v6:
// main
module main(clk, rst, mem_rdata, mem_addr, mem_wdata, mem_we);
Size: ~1,500 cells after synthesis, ~140 flip-flops, about 0.0093 mm2 of cells after synthesis.
Settings: LEC_CHECK=0, ABC_AREA=1, CAP_MARGIN=0, CELL_PAD_IN_SITES_GLOBAL_PLACEMENT=1, CORE_MARGIN=7, CORE_UTILIZATION=63, CTS_CLUSTER_DIAMETER=217, CTS_CLUSTER_SIZE=100, MAX_ROUTING_LAYER=met5, SETUP_SLACK_MARGIN=1.38, SLEW_MARGIN=20, TNS_END_PERCENT=85; clock period 6.74 ns.
run.sh (not shown) runs the stock make flow with config.mk's settings and CLKGATE_MAP_FILE=.
Status: v6 FAILED at global placement without I/O (3_1_place_gp_skip_io) (tool error)
Input-level comparison between v7 and v6:
Settings: ABC_AREA no longer set, was 1; CORE_ASPECT_RATIO now 0.5, previously not set; SETUP_SLACK_MARGIN no longer set, was 1.38; CELL_PAD_IN_SITES_GLOBAL_PLACEMENT now 0, was 1.
### Flow results
- v7 completed; timing, DRC and antenna clean
- Measured against each other, v7 and v6 differ in number of nets produced by synthesis, the lower figure coming from v7.
- From v6 to v7 the numbers moved as follows: compound-cell area share of the yosys netlist went up by 10 points; synthesized cell count went down by 296.
- v7 has sequential share of the synthesized area below what v6 had.

========
Starting RTL as in the previous note.
## main
module main(clk, rst, mem_rdata, mem_addr, mem_wdata, mem_we);
	input clk, rst;
	input [15:0] mem_rdata;       
	output [7:0] mem_addr;
	output [7:0] mem_wdata;
	output mem_we;
	wire PCWrite, IRWrite, S, AdrSrc, MemWrite, RegSrc1, ExtenderShift, RegWrite;
	wire [1:0] RegSrc0, ALUSrcA, ALUSrcB, ResultSrc, ImmSrc;
	wire [3:0] ALUControl;
	wire [3:0] FLAGS;
	wire [15:0] Instr;
	wire [2:0] IMM_VAL_7;
	wire [7:0] IMM_VAL_1;
	assign ImmSrc = Instr[15:14];
	assign IMM_VAL_7 = 7;
	assign IMM_VAL_1 = 1;
	assign mem_we = MemWrite;
	controller CTRL(
		.clk(clk),
		.rst(rst),
		.FLAGS(FLAGS),
		.Instr(Instr),
		.PCWrite(PCWrite),
		.IRWrite(IRWrite),
		.S(S),
		.AdrSrc(AdrSrc),
		.MemWrite(MemWrite),
		.RegSrc1(RegSrc1),
		.ExtenderShift(ExtenderShift),
		.RegWrite(RegWrite),
		.RegSrc0(RegSrc0),
		.ALUSrcA(ALUSrcA),
		.ALUSrcB(ALUSrcB),
		.ResultSrc(ResultSrc),
		.ALUControl(ALUControl)
	);
	datapath DUT(
		AdrSrc,
		PCWrite,
		MemWrite,
		IRWrite,
		RegSrc1,
		ExtenderShift,
		RegWrite,
		clk,
		rst,
		S,
		ALUControl,
		ALUSrcA,
		ALUSrcB,
		IMM_VAL_1,
		IMM_VAL_7,
		ImmSrc,
		RegSrc0,
		ResultSrc,
		mem_rdata,
		FLAGS,
		Instr,
		mem_addr,
		mem_wdata
	);
endmodule
clock: 5.5 ns
lec_check: 0
abc_area: 1
cap_margin: 20
core_aspect_ratio: 0.5
core_margin: 2
core_utilization: 46
cts_cluster_diameter: 316
cts_cluster_size: 98
place_density: 0.38
slew_margin: 20
tns_end_percent: 100
==> next run, changes <==
Settings changed: ABC_AREA 1 to not set, CORE_ASPECT_RATIO 0.5 to not set, CORE_UTILIZATION 46 to 33, CTS_CLUSTER_DIAMETER 316 to not set, CTS_CLUSTER_SIZE 98 to not set, PLACE_DENSITY 0.38 to not set, TNS_END_PERCENT 100 to not set.
Clock period 5.5 ns to 8.07 ns, I/O delays scaled along.
Power falls by 39%.
Cell area falls by 3.4%.
First-iteration DRC count rises by 25%.
Count of clock-buffer cells in the layout falls by 1.
Die area rises by 40%.
Non-clock buffer count falls by 33.
Worst setup slack is better by 130 ps.
Worst hold slack is better by 24 ps.
Wire length rises by 2.3%.
==> next run, changes <==
Settings changed: CORE_UTILIZATION 33 to 58.
Clock period 8.07 ns to 2.89 ns, I/O delays scaled along.
Now the flow reached the layout checks and failed them: setup timing.
Die area is lower by well over a third.
Setup slack got worse by 2400 ps.
Final area is higher by a quarter to a third.
Sequential share of layout area is lower by 5.6 points.
Via count is higher by a quarter to a third.

========
== run A ==
main again, from the RTL that the note above started with.
==> flow/config.mk <==
export PLATFORM = sky130hd
export DESIGN_NAME = main
export DESIGN_NICKNAME = main
export VERILOG_FILES = /design/flow/design.v
export SDC_FILE = /design/flow/constraint.sdc
export NUM_CORES = 4
export LEC_CHECK = 0
export CAP_MARGIN = 20
export CORE_MARGIN = 2
export CORE_UTILIZATION = 72
export CTS_CLUSTER_SIZE = 57
export MAX_ROUTING_LAYER = met4
export PLACE_DENSITY = 0.65
export SETUP_SLACK_MARGIN = 0.09
export SLEW_MARGIN = 20
==> flow/constraint.sdc <==
create_clock -name core_clock -period 2.88 [get_ports {clk}]
set_input_delay 0.5760 -clock core_clock [delete_from_list [all_inputs] [get_ports {clk}]]
set_output_delay 0.5760 -clock core_clock [all_outputs]
set_load 0.01 [all_outputs]
As the logs show, run A stopped at clock tree synthesis after a tool error, so it never reached the end of the flow.
The following lists how run B was set up differently from run A:
# run A
export LEC_CHECK = 0
export CAP_MARGIN = 20
export CORE_MARGIN = 2
export CORE_UTILIZATION = 72
export CTS_CLUSTER_SIZE = 57
export MAX_ROUTING_LAYER = met4
export PLACE_DENSITY = 0.65
export SETUP_SLACK_MARGIN = 0.09
export SLEW_MARGIN = 20
create_clock -name core_clock -period 2.88 [get_ports {clk}]
# run B
export LEC_CHECK = 0
export ABC_AREA = 1
export CAP_MARGIN = 20
export CORE_MARGIN = 2
export CORE_UTILIZATION = 72
export CTS_CLUSTER_SIZE = 100
export SLEW_MARGIN = 20
create_clock -name core_clock -period 4.93 [get_ports {clk}]
--- outcome ---
The layout from run B, despite a flow that completed every stage, fails the layout checks, with the failing checks listed as setup timing.
Per the comparison of run B with run A, synthesized-area fraction occupied by adder cells now smaller; chip area went down by about 1.3%; global placer's final weighted congestion now smaller; area after synthesis went down 1.3%.
Comparing run B and run A, complex-gate fraction of the synthesized area is higher on run A.
diff inputs: run B => run C
# run B
export LEC_CHECK = 0
export ABC_AREA = 1
export CAP_MARGIN = 20
export CORE_MARGIN = 2
export CORE_UTILIZATION = 72
export CTS_CLUSTER_SIZE = 100
export SLEW_MARGIN = 20
create_clock -name core_clock -period 4.93 [get_ports {clk}]
# run C
export LEC_CHECK = 0
export ABC_AREA = 1
export CAP_MARGIN = 20
export CORE_MARGIN = 2
export CORE_UTILIZATION = 40
export SETUP_SLACK_MARGIN = 1.48
export SLEW_MARGIN = 20
create_clock -name core_clock -period 5.5 [get_ports {clk}]
## What came out
Tally of max-capacitance violations of run C is on par with run B.
| length of routed met3 wiring | run C vs run B | 60% lower |
The cell type of the slowest stage on the worst timing path comes out sky130_fd_sc_hd__o21ai_0 in one run and sky130_fd_sc_hd__fa_2 in the other, namely in run B and run C respectively.
Every stage of the flow completed for run C, and the final layout passed the timing, DRC and antenna checks.
Compared with run B, in run C required time of the critical path grew by 0.46 ns; post-detailed-placement cell area saw an increase; hold slack now sits lower.
On wire length on met2, the lower figure sits with run B, not run C.
Status: net switching share of the total power parity (run C, run B)
Between run C and run B, the ratio of total power to cell area is higher for run B.
The following lists how run D was set up differently from run C:
# run C
export LEC_CHECK = 0
export ABC_AREA = 1
export CAP_MARGIN = 20
export CORE_MARGIN = 2
export CORE_UTILIZATION = 40
export SETUP_SLACK_MARGIN = 1.48
export SLEW_MARGIN = 20
create_clock -name core_clock -period 5.5 [get_ports {clk}]
# run D
export LEC_CHECK = 0
export ABC_AREA = 0
export CAP_MARGIN = 20
export CORE_ASPECT_RATIO = 1.97
export CORE_MARGIN = 2
export CORE_UTILIZATION = 46
export CTS_CLUSTER_DIAMETER = 316
export CTS_CLUSTER_SIZE = 98
export PLACE_DENSITY = 0.38
export SLEW_MARGIN = 20
export TNS_END_PERCENT = 10
create_clock -name core_clock -period 5.5 [get_ports {clk}]
[summary]
- Looking at highest clock frequency the design can meet across both flows, run D is the weaker of the two, with run C ahead.
- Re final standard cell area without fillers: run C and run D aren't equal, and the higher value belongs to run C.
- Going from run C to run D, combinational fraction of the cell area picked up an extra 5.1 points; switching share of total power lost 4.7 points; post-route fraction of the period consumed by the critical path picked up an extra 9.8 points.
- Run D vs. run C: maximum vdd drop went up by about 50%.
- Of run C and run D, the higher met2 layer wire length in the routed design belongs to run D.
- Relative area change from synthesis to final layout (lower): run D
- Side by side, number of instances in the synthesized netlist turned out lower in run D than in run C.
- Across run C and run D, none had a timing, DRC or antenna violation.
Changes in run E relative to run D:
# run D
export LEC_CHECK = 0
export ABC_AREA = 0
export CAP_MARGIN = 20
export CORE_ASPECT_RATIO = 1.97
export CORE_MARGIN = 2
export CORE_UTILIZATION = 46
export CTS_CLUSTER_DIAMETER = 316
export CTS_CLUSTER_SIZE = 98
export PLACE_DENSITY = 0.38
export SLEW_MARGIN = 20
export TNS_END_PERCENT = 10
create_clock -name core_clock -period 5.5 [get_ports {clk}]
# run E
export LEC_CHECK = 0
export CAP_MARGIN = 20
export CORE_MARGIN = 2
export CORE_UTILIZATION = 40
export SETUP_SLACK_MARGIN = 1.4
export SLEW_MARGIN = 20
create_clock -name core_clock -period 5.5 [get_ports {clk}]
==> comparison <==
Cmp run E and run D / met2 global-route usage / higher: run D
Run D was smaller in final cell area than run E.
Going from run D to run E, combinational gate power grew by a little under 10%.

========
Setup of quartz:
Starting RTL as in the previous note.
clock: 5.29 ns
lec_check: 0
cap_margin: 0
cell_pad_in_sites_global_placement: 0
core_margin: 2
core_utilization: 72
cts_cluster_diameter: 93
hold_slack_margin: -0.09
max_routing_layer: met5
setup_slack_margin: 0.3
slew_margin: 20
tns_end_percent: 85
Finished, but not clean: quartz, with setup timing.
> inputs changed (quartz -> pepper)
- a change of CORE_UTILIZATION from 72 to 67
- a change of SETUP_SLACK_MARGIN from 0.3 to 0.82
- a deleted HOLD_SLACK_MARGIN that had been -0.09
- a change of CORE_MARGIN from 2 to 7
- a change of CTS_CLUSTER_DIAMETER from 93 to 54
- a change of the clock period (ns, I/O delays scaled along) from 5.29 to 4.69
Notes after the runs:
For pepper, the flow was terminated by a tool error in global routing (5_1_grt) and produced no final design.
The post-placement worst setup slack in pepper sits 0.30 ns below the value recorded for quartz.
Comparing detailed-placement wirelength estimate for pepper and quartz, the smaller number came from quartz.
Horizontal extent of the die | pepper above quartz
### pepper -> amber
- CORE_UTILIZATION changed from 67 to 43
- SETUP_SLACK_MARGIN changed from 0.82 to -0.61
- CTS_CLUSTER_DIAMETER removed (was 54)
- CELL_PAD_IN_SITES_GLOBAL_PLACEMENT changed from 0 to 1
- the clock period (ns, I/O delays scaled along) changed from 4.69 to 6.74
--- outcome ---
Completing all stages was not enough for amber: its layout failed the final checks because of setup timing.
amber — count of placed standard cells including taps 36 lower, pepper as reference
Floorplan die height: amber vs pepper up 29 microns
The width of the chip number comes out lower for pepper vs amber.
Between pepper and amber, the routability-driven placement congestion ratio is lower for amber.
The run showing the smaller cell row count is pepper.
[inputs] maple vs amber
- CELL_PAD_IN_SITES_GLOBAL_PLACEMENT: 1 -> 0
- SETUP_SLACK_MARGIN: -0.61 -> -0.37
- CORE_MARGIN: 7 -> 2
- CORE_UTILIZATION: 43 -> 72
- CTS_CLUSTER_DIAMETER: unset -> 96
- the clock period (ns, I/O delays scaled along): 6.74 -> 6.1
==> comparison <==
Not one of amber and maple finished clean.
maple: all stages done; final checks FAILED (setup timing).
Every stage of amber finished as expected; the final checks, on the other hand, flagged setup timing, which means the layout fails.
Relative to amber, maple degrades total power.
Of the two values seen for launching element of the worst setup path, DUT.b2v_inst20.out[0] was produced by amber and CTRL.current_state[7] by maple.
Of the two candidates, amber has the better cell leakage power and maple the worse one.
| cell area | maple vs amber | worse |

========
== red ==
Starting RTL as in the previous note.
clock: 5.5 ns
lec_check: 0
abc_area: 1
cap_margin: 20
core_aspect_ratio: 1.9
core_margin: 8
core_utilization: 46
cts_cluster_diameter: 316
cts_cluster_size: 98
place_density: 0.38
slew_margin: 20
tns_end_percent: 100
> inputs changed (red -> blue)
# red
export LEC_CHECK = 0
export ABC_AREA = 1
export CAP_MARGIN = 20
export CORE_ASPECT_RATIO = 1.9
export CORE_MARGIN = 8
export CORE_UTILIZATION = 46
export CTS_CLUSTER_DIAMETER = 316
export CTS_CLUSTER_SIZE = 98
export PLACE_DENSITY = 0.38
export SLEW_MARGIN = 20
export TNS_END_PERCENT = 100
create_clock -name core_clock -period 5.5 [get_ports {clk}]
# blue
export LEC_CHECK = 0
export CAP_MARGIN = 20
export CORE_MARGIN = 2
export CORE_UTILIZATION = 40
export CTS_CLUSTER_DIAMETER = 316
export CTS_CLUSTER_SIZE = 98
export PLACE_DENSITY = 0.38
export SLEW_MARGIN = 20
create_clock -name core_clock -period 5.5 [get_ports {clk}]
==> comparison <==
When the final numbers for blue and red were put side by side, the combinational power turned out to be greater in red. Changes observed in blue relative to red: design area increased by 6.0% relative to the old numbers; core area now sits higher; global-route usage went up by 0.37 points; maximum fanout along the worst path shrank by 4; number of distinct library cells after synthesis grew by about 80%. red went all the way through synthesis, placement and routing and the layout is clean on timing, DRC and antenna. blue reached the final stage; the timing, DRC and antenna checks on its layout passed. Compared with red, blue shows a critical path depth that is 7 lower. Between blue and red, it is blue whose synthesis-to-layout area growth is higher, by 5.4 points. Final worst-path setup slack came out lower on blue than on red.
The following lists how green was set up differently from blue:
# blue
export LEC_CHECK = 0
export CAP_MARGIN = 20
export CORE_MARGIN = 2
export CORE_UTILIZATION = 40
export CTS_CLUSTER_DIAMETER = 316
export CTS_CLUSTER_SIZE = 98
export PLACE_DENSITY = 0.38
export SLEW_MARGIN = 20
create_clock -name core_clock -period 5.5 [get_ports {clk}]
# green
export LEC_CHECK = 0
export ABC_AREA = 1
export CAP_MARGIN = 20
export CORE_MARGIN = 2
export CORE_UTILIZATION = 46
export CTS_CLUSTER_DIAMETER = 316
export CTS_CLUSTER_SIZE = 98
export PLACE_DENSITY = 0.38
export SLEW_MARGIN = 20
export TNS_END_PERCENT = 10
create_clock -name core_clock -period 5.5 [get_ports {clk}]
==> results <==
On green: largest fanout of any net on the critical path is 4 higher than what blue gave.
Diff blue -> green: number of fill cells has decreased, end-of-flow core utilization has increased, sequential power share has increased, count of buffers not belonging to the clock network in the layout has decreased.
From blue to green the numbers moved as follows: minimum clock period now sits lower, cell area after placement shrank by about 5%.
Setup WNS blue -> green: better
Row leakage dissipation: green higher / blue lower
Between green and blue, it is green whose post-synthesis instance area is lower, by 120 sq um.
> inputs changed (green -> orange)
# green
export LEC_CHECK = 0
export ABC_AREA = 1
export CAP_MARGIN = 20
export CORE_MARGIN = 2
export CORE_UTILIZATION = 46
export CTS_CLUSTER_DIAMETER = 316
export CTS_CLUSTER_SIZE = 98
export PLACE_DENSITY = 0.38
export SLEW_MARGIN = 20
export TNS_END_PERCENT = 10
create_clock -name core_clock -period 5.5 [get_ports {clk}]
# orange
export LEC_CHECK = 0
export ABC_AREA = 1
export CAP_MARGIN = 20
export CORE_MARGIN = 2
export CORE_UTILIZATION = 72
export SLEW_MARGIN = 20
create_clock -name core_clock -period 8.07 [get_ports {clk}]
### Flow results
orange ends up with lower die outline height than green does.
Of orange and green, the run reporting the lower signed area change from the synthesized netlist to the final layout was orange.
sky130_fd_sc_hd__clkdlybuf4s50_1 as the standard cell with the maximum stage delay on the critical path was reported by green, and sky130_fd_sc_hd__o21ai_1 by orange.
In the tables for orange and green, transition time at the pin with the least slew margin reads lower with green.

========
Setup of build 35:
main again, from the RTL that the note above started with.
make LEC_CHECK=0 CAP_MARGIN=0 CELL_PAD_IN_SITES_DETAIL_PLACEMENT=1 CELL_PAD_IN_SITES_GLOBAL_PLACEMENT=1 CORE_ASPECT_RATIO=1.72 CORE_MARGIN=7 CORE_UTILIZATION=41 CTS_CLUSTER_SIZE=82 GPL_ROUTABILITY_DRIVEN=0 MAX_ROUTING_LAYER=met4 PLACE_DENSITY_LB_ADDON=0.3 SETUP_SLACK_MARGIN=0.55 SLEW_MARGIN=40 TNS_END_PERCENT=45 finish   # period 6.74 ns
Build 35 finished every stage and its layout cleared the timing, DRC and antenna checks.
For build 56, these inputs were changed with respect to build 35:
- setting PLACE_DENSITY to 0.65 for the first time
- removing MAX_ROUTING_LAYER (formerly met4)
- changing SLEW_MARGIN from 40 to 20
- changing CTS_CLUSTER_SIZE from 82 to 51
- changing CORE_MARGIN from 7 to 2
- removing CELL_PAD_IN_SITES_GLOBAL_PLACEMENT (formerly 1)
- changing CAP_MARGIN from 0 to 20
- removing CORE_ASPECT_RATIO (formerly 1.72)
- removing PLACE_DENSITY_LB_ADDON (formerly 0.3)
- removing GPL_ROUTABILITY_DRIVEN (formerly 0)
- removing SETUP_SLACK_MARGIN (formerly 0.55)
- removing CELL_PAD_IN_SITES_DETAIL_PLACEMENT (formerly 1)
- changing CORE_UTILIZATION from 41 to 72
- changing the clock period (ns, I/O delays scaled along) from 6.74 to 3.78
==> comparison <==
- Summary: with build 35 as the reference, cell area after placement in build 56 moved up by more than 10%.
- Relative to build 35, half-perimeter wire length after placement decreased by about 0.9% in build 56.
- Build 56 -> build 35: number of different library cells in the post-synthesis netlist delta 0, exact match
- Comparing build 35 against build 56, there is no change at all in boundary pin count.
- Count of standard-cell rows, build 56 vs build 35: down by more than a quarter
- Compared with build 35, in build 56 placed instance count now sits higher; chip width lower; vertical die size fell by 44%.
- Of build 35 and build 56, only build 35 finishes the flow clean.
- Build 56 did not finish: a tool error stopped it during clock tree synthesis.
- Build 56 against build 35: placement-stage worst setup slack went down by 1710 ps, overall chip area -0.014 mm2, proportion of synthesized chip area in sequential cells held.
What build 76 does differently from build 56 at the input level:
- removing TNS_END_PERCENT (formerly 45)
- removing PLACE_DENSITY (formerly 0.65)
- removing CTS_CLUSTER_SIZE (formerly 51)
- changing CORE_UTILIZATION from 72 to 40
- changing the clock period (ns, I/O delays scaled along) from 3.78 to 5.48
Findings:
Every stage of the flow completed for build 76, and the final layout passed the timing, DRC and antenna checks.
Compared with build 56, in build 76 floorplan core density went down; horizontal extent of the die went up; summed standard-cell area reported by yosys did not really move.
Taking build 56 as the reference, in build 76 post-placement cell count moved up; post-place setup slack grew by 1250 ps.
Diff build 56..build 76 | simple logic cell fraction of the synthesized area | unchanged
For build 9, these inputs were changed with respect to build 76:
- a change of CORE_UTILIZATION from 40 to 64
- an added SETUP_SLACK_MARGIN of -0.27
- a change of the clock period (ns, I/O delays scaled along) from 5.48 to 3.76
Build 9 does worse than build 76 on worst slack at placement. Changes observed in build 9 relative to build 76: die size shows a reduction of about 37%, post-CTS resize count shows an increase of 44, core utilization before placement shows an increase of 25 points. Build 9: aborted in global routing (tool error).
Power is estimated from default activity; no workload was simulated.
